Design component, start of the top module:
module component (
    input  wire         clk,
    input  wire         rst,
    input  wire [31:0]  fifo1_data_in,
    input  wire [31:0]  fifo2_data_in,
    input  wire [31:0]  fifo3_data_in,
    input  wire         fifo1_write_en,
    input  wire         fifo2_write_en,
    input  wire         fifo3_write_en,
    input  wire         fifo1_read_en,
    input  wire         fifo2_read_en,
    input  wire         fifo3_read_en,
    output wire [31:0]  result_out,
    output wire         fifo1_empty,
    output wire         fifo2_empty,
    output wire         fifo3_empty,
    output wire         fifo1_full,
    output wire         fifo2_full,
    output wire         fifo3_full
);
For scale: about 1600 flip-flops, roughly 140 I/O pins, about 87000 um2 of cells after synthesis.
clock: 12.1 ns
lec_check: 0
cap_margin: 20
cell_pad_in_sites_detail_placement: 0
core_margin: 4
core_utilization: 72
cts_cluster_size: 52
gpl_routability_driven: 1
max_routing_layer: met4
min_routing_layer: met1
place_density_lb_addon: 0.2
setup_slack_margin: 0.88
slew_margin: 30
run.sh (not shown) runs the stock make flow with config.mk's settings and CLKGATE_MAP_FILE=.
The starting point completed and failed the layout checks on negative setup slack.
Edit:
CELL_PAD_IN_SITES_DETAIL_PLACEMENT = not set   (was 0)
CORE_MARGIN = 2   (was 4)
CORE_UTILIZATION = 59   (was 72)
CTS_CLUSTER_SIZE = not set   (was 52)
GPL_ROUTABILITY_DRIVEN = not set   (was 1)
MAX_ROUTING_LAYER = not set   (was met4)
MIN_ROUTING_LAYER = not set   (was met1)
PLACE_DENSITY_LB_ADDON = not set   (was 0.2)
SETUP_SLACK_MARGIN = not set   (was 0.88)
SLEW_MARGIN = 20   (was 30)
clock period = 9.75 ns   (was 12.1 ns; I/O delays follow)
The changed run reached the layout checks and failed them: negative setup slack.
Hold slack stays flat.
Via count falls by a few percent.
Count of clock-buffer cells in the layout grows by 10.
Die size rises by about a fifth.
Edit:
CORE_UTILIZATION = 58   (was 59)
CTS_CLUSTER_DIAMETER = 37   (was not set)
PLACE_DENSITY = 0.6   (was not set)
TNS_END_PERCENT = 5   (was not set)
clock period = 10.3 ns   (was 9.75 ns; I/O delays follow)
The changed run ran to the end with violations: negative setup slack.
Die area climbs slightly.
Global-route usage stays flat.
Cell area climbs by a few percent.
Hold slack barely changes.
Clock-buffer cell count climbs by 75.
Final cell count climbs slightly.
Non-clock buffer count climbs by 13.
Setup slack gains 350 ps.
Area after synthesis stays the same.
Wire length climbs slightly.
Edit:
CORE_UTILIZATION = 72   (was 58)
CTS_CLUSTER_DIAMETER = not set   (was 37)
CTS_CLUSTER_SIZE = 60   (was not set)
PLACE_DENSITY = not set   (was 0.6)
PLACE_DENSITY_LB_ADDON = 0.01   (was not set)
TNS_END_PERCENT = not set   (was 5)
clock period = 10.2 ns   (was 10.3 ns; I/O delays follow)
After rerunning: The changed run produced a layout that fails on negative setup slack. Setup slack gets worse by 250 ps. Cell count is lower by 5.2%. Area after synthesis is unchanged. Die area is lower by 19%. Wire length is lower by 0.59%.

---

Starting RTL as in the previous note.
Settings: LEC_CHECK=0, CAP_MARGIN=20, CORE_MARGIN=2, CORE_UTILIZATION=68, CTS_CLUSTER_DIAMETER=359, PLACE_DENSITY=0.36, SLEW_MARGIN=20; clock period 10.7 ns.
The baseline produced a layout that fails on negative setup slack.
==> next run, changes <==
CORE_UTILIZATION = 45   (was 68)
CTS_CLUSTER_DIAMETER = unset   (was 359)
PLACE_DENSITY = 0.6   (was 0.36)
clock period = 10.1 ns   (was 10.7 ns; I/O delays follow)
After rerunning:
- The new run finished but failed the layout checks on negative setup slack
- setup slack got worse by 0.36 ns
- worst hold slack improved by 0.0044 ns
==> next run, changes <==
CORE_UTILIZATION = 72   (was 45)
CTS_CLUSTER_SIZE = 60   (was unset)
HOLD_SLACK_MARGIN = 0.29   (was unset)
PLACE_DENSITY = unset   (was 0.6)
PLACE_DENSITY_LB_ADDON = 0.01   (was unset)
SETUP_SLACK_MARGIN = 2.34   (was unset)
clock period = 10.2 ns   (was 10.1 ns; I/O delays follow)
The changed run completed, yet does not pass: negative setup slack.
Die size shrinks by about 37%.
Wire length climbs by 0.51%.
Area after synthesis is unchanged.
Non-clock buffer count rises by 47.
Synthesized cell count stays the same.
Design area shrinks by about 0.6%.
Via count went up by 6.3%.
Sequential share of layout area went up by 0.22 points.
==> next run, changes <==
CORE_UTILIZATION = 58   (was 72)
CTS_CLUSTER_DIAMETER = 29   (was unset)
CTS_CLUSTER_SIZE = unset   (was 60)
HOLD_SLACK_MARGIN = unset   (was 0.29)
PLACE_DENSITY = 0.6   (was unset)
PLACE_DENSITY_LB_ADDON = unset   (was 0.01)
SETUP_SLACK_MARGIN = unset   (was 2.34)
clock period = 10.1 ns   (was 10.2 ns; I/O delays follow)
The changed run completed and failed the layout checks on negative setup slack.
Setup slack is better by 0.013 ns.
Global-route usage shrinks by 7.2 points.
First-iteration DRC count fell by 30%.
Critical path depth decreases by 3.
Design area went up by about 8%.
Die size goes up by 24%.
Count of clock-buffer cells in the layout is higher by 272.
==> next run, changes <==
CORE_UTILIZATION = 72   (was 58)
CTS_CLUSTER_DIAMETER = unset   (was 29)
CTS_CLUSTER_SIZE = 60   (was unset)
PLACE_DENSITY = unset   (was 0.6)
PLACE_DENSITY_LB_ADDON = 0.01   (was unset)
SLEW_MARGIN = 40   (was 20)
clock period = 7.09 ns   (was 10.1 ns; I/O delays follow)
=> The new run produced a layout that fails on negative setup slack. Setup slack got worse by 2.3 ns. Cell count drops by 7.0%. Critical path depth went up by 1. Cell area goes down by 7.1%. Core utilization grows by 11 points. Die size came out lower by 19%.

---

## 04-08
component again, from the RTL that the note above started with.
==> flow/config.mk <==
export PLATFORM = sky130hd
export DESIGN_NAME = component
export DESIGN_NICKNAME = component
export VERILOG_FILES = /design/flow/design.v
export SDC_FILE = /design/flow/constraint.sdc
export NUM_CORES = 4
export LEC_CHECK = 0
export CAP_MARGIN = 5
export CORE_ASPECT_RATIO = 0.6
export CORE_MARGIN = 2
export CORE_UTILIZATION = 40
export CTS_CLUSTER_SIZE = 63
export GPL_TIMING_DRIVEN = 0
export MAX_ROUTING_LAYER = met4
export MIN_ROUTING_LAYER = met2
export PLACE_DENSITY_LB_ADDON = 0.02
export SLEW_MARGIN = 20
export TNS_END_PERCENT = 5
==> flow/constraint.sdc <==
create_clock -name core_clock -period 11.5 [get_ports {clk}]
set_input_delay 2.3000 -clock core_clock [delete_from_list [all_inputs] [get_ports {clk}]]
set_output_delay 2.3000 -clock core_clock [all_outputs]
set_load 0.01 [all_outputs]
04-08 never completed; the flow aborted with a tool error in 5_1_grt.
Inputs modified between 04-08 and 03-23:
# 04-08
export LEC_CHECK = 0
export CAP_MARGIN = 5
export CORE_ASPECT_RATIO = 0.6
export CORE_MARGIN = 2
export CORE_UTILIZATION = 40
export CTS_CLUSTER_SIZE = 63
export GPL_TIMING_DRIVEN = 0
export MAX_ROUTING_LAYER = met4
export MIN_ROUTING_LAYER = met2
export PLACE_DENSITY_LB_ADDON = 0.02
export SLEW_MARGIN = 20
export TNS_END_PERCENT = 5
create_clock -name core_clock -period 11.5 [get_ports {clk}]
# 03-23
export LEC_CHECK = 0
export CAP_MARGIN = 20
export CORE_MARGIN = 2
export CORE_UTILIZATION = 58
export CTS_CLUSTER_DIAMETER = 38
export PLACE_DENSITY = 0.6
export SLEW_MARGIN = 20
export TNS_END_PERCENT = 5
create_clock -name core_clock -period 11.0 [get_ports {clk}]
## What came out
- The final report for 03-23 shows a completed flow and a layout that fails verification, specifically setup timing.
- Row number of buffers created by CTS: 03-23 higher / 04-08 lower
- Comparing 04-08 and 03-23, number of placement rows is higher on 03-23.
- Diff 04-08 -> 03-23: fraction of synthesized area in multiplexers roughly the same; standard cell area after detailed placement higher.
- 04-08 has a higher post-cts sizing count than 03-23.
- 04-08 -> 03-23: number of clock sinks delta 0, exact match
- Cmp 04-08 and 03-23 / initial core utilization / higher: 03-23
- Measured against each other, 04-08 and 03-23 differ in area of the placeable core, the higher figure coming from 04-08.
- Against 04-08 as the reference, 03-23 delivers a lower horizontal die size.
